==> inputs of sierra <==
// ixu_mc_pipe
module ixu_mc_pipe (
    input  wire         core_clock_i,
    input  wire         core_flush_i,
    input  wire  [17:0] data_i,
    input  wire         valid_i,
    output logic        busy_o,
    output wire  [ 5:0] rs1_o,
    output wire  [ 5:0] rs2_o,
    input  wire  [31:0] rs1_data_i,
    input  wire  [31:0] rs2_data_i,
    output wire  [ 4:0] rob_o,
    input  wire  [ 6:0] opcode_i,
    input  wire  [ 6:0] ins_type,
    input  wire         imm_i,
    input  wire  [31:0] immediate_i,
    input  wire  [ 5:0] dest_i,
    output logic [ 5:0] wakeup_dest,
    output logic        wakeup_valid,
    output logic [ 5:0] l_wakeup_dest,
    output logic        l_wakeup_valid,
    output logic [ 5:0] ixu_mc_ex_dest,
    output logic [31:0] ixu_mc_ex_data,
    output logic        ixu_mc_ex_valid,
    output logic [ 5:0] ixu_mc_wb_dest,
    output logic [31:0] ixu_mc_wb_data,
    output logic        ixu_mc_wb_valid,
    output wire  [ 4:0] pmu_ins_id_o,
    output wire         pmu_ins_valid_o
);
make LEC_CHECK=0 ABC_AREA=1 CAP_MARGIN=5 CORE_MARGIN=2 CORE_UTILIZATION=72 CTS_CLUSTER_DIAMETER=244 CTS_CLUSTER_SIZE=72 PLACE_DENSITY=0.65 SETUP_SLACK_MARGIN=0.4 SLEW_MARGIN=40 finish   # period 3.53 ns
run.sh (not shown) runs the stock make flow with config.mk's settings and CLKGATE_MAP_FILE=.
==> inputs of tundra, as changes to sierra <==
==> flow/config.mk (replaced) <==
export PLATFORM = sky130hd
export DESIGN_NAME = ixu_mc_pipe
export DESIGN_NICKNAME = ixu_mc_pipe
export VERILOG_FILES = /design/flow/design.v
export SDC_FILE = /design/flow/constraint.sdc
export NUM_CORES = 4
export LEC_CHECK = 0
export CAP_MARGIN = 20
export CORE_MARGIN = 2
export CORE_UTILIZATION = 62
export CTS_CLUSTER_SIZE = 96
export SETUP_SLACK_MARGIN = 0.4
export SLEW_MARGIN = 20
==> flow/constraint.sdc (replaced) <==
create_clock -name core_clock -period 6.93 [get_ports {core_clock_i}]
set_input_delay 1.3860 -clock core_clock [delete_from_list [all_inputs] [get_ports {core_clock_i}]]
set_output_delay 1.3860 -clock core_clock [all_outputs]
set_load 0.01 [all_outputs]
==> flow_summary_export.csv <==
group,metric,value,unit
floorplanning,fp.dieH,303,um
outcome,firstError,"[ERROR GRT-0116] Global routing finished with congestion. Check the congestion regions in the DRC Viewer.",
logic_synthesis,yosys_area,64500,um2
outcome,lastStage,"global routing (5_1_grt)",
logic_synthesis,yosysCellCount,8659,
outcome,status,"did not finish",
logic_synthesis,xor_area_share,2.12,%
logic_synthesis,synth.yosys.seq_area_share,11.6,%
# the run above: sierra

==> flow_summary_export.csv <==
group,metric,value,unit
outcome,failed_checks,"negative setup slack",
logic_synthesis,yosysCellCount,7149,
outcome,status,"complete, but fails checks",
sta,fin_ws,-1.25,ns
floorplanning,fp.dieH,319,um
logic_synthesis,xor_area_share,3.95,%
sta,setup_violations,32,
# the run above: tundra


==> cedar: inputs <==
Starting RTL as in the previous note.
==> flow/config.mk <==
export PLATFORM = sky130hd
export DESIGN_NAME = ixu_mc_pipe
export DESIGN_NICKNAME = ixu_mc_pipe
export VERILOG_FILES = /design/flow/design.v
export SDC_FILE = /design/flow/constraint.sdc
export NUM_CORES = 4
export LEC_CHECK = 0
export ABC_AREA = 1
export CAP_MARGIN = 30
export CELL_PAD_IN_SITES_DETAIL_PLACEMENT = 2
export CELL_PAD_IN_SITES_GLOBAL_PLACEMENT = 2
export CORE_MARGIN = 4
export CORE_UTILIZATION = 18
export GPL_TIMING_DRIVEN = 0
export MAX_ROUTING_LAYER = met5
export MIN_ROUTING_LAYER = met1
export SETUP_SLACK_MARGIN = 0.4
export SLEW_MARGIN = 20
export TNS_END_PERCENT = 15
==> flow/constraint.sdc <==
create_clock -name core_clock -period 9.0 [get_ports {core_clock_i}]
set_input_delay 1.8000 -clock core_clock [delete_from_list [all_inputs] [get_ports {core_clock_i}]]
set_output_delay 1.8000 -clock core_clock [all_outputs]
set_load 0.01 [all_outputs]
==> willow: changes against cedar <==
- ABC_AREA: 1 -> not set
- CAP_MARGIN: 30 -> 20
- CELL_PAD_IN_SITES_DETAIL_PLACEMENT: 2 -> not set
- CELL_PAD_IN_SITES_GLOBAL_PLACEMENT: 2 -> not set
- CORE_MARGIN: 4 -> 2
- CORE_UTILIZATION: 18 -> 70
- CTS_CLUSTER_SIZE: not set -> 37
- GPL_TIMING_DRIVEN: 0 -> not set
- MAX_ROUTING_LAYER: met5 -> not set
- MIN_ROUTING_LAYER: met1 -> not set
- TNS_END_PERCENT: 15 -> not set
==> flow/constraint.sdc (replaced) <==
create_clock -name core_clock -period 7.38 [get_ports {core_clock_i}]
set_input_delay 1.4760 -clock core_clock [delete_from_list [all_inputs] [get_ports {core_clock_i}]]
set_output_delay 1.4760 -clock core_clock [all_outputs]
set_load 0.01 [all_outputs]
==> comparison <==
cedar completed with no timing, DRC or antenna violations. willow never finished: it broke off in global routing (5_1_grt).
In willow the die size is lower than in cedar, by about 80%.
Of willow and cedar, cedar has the higher synthesized area (gap 4.8%, measured against cedar).
Of cedar and willow, cedar has the higher synthesized cell count (gap 21%, measured against willow).
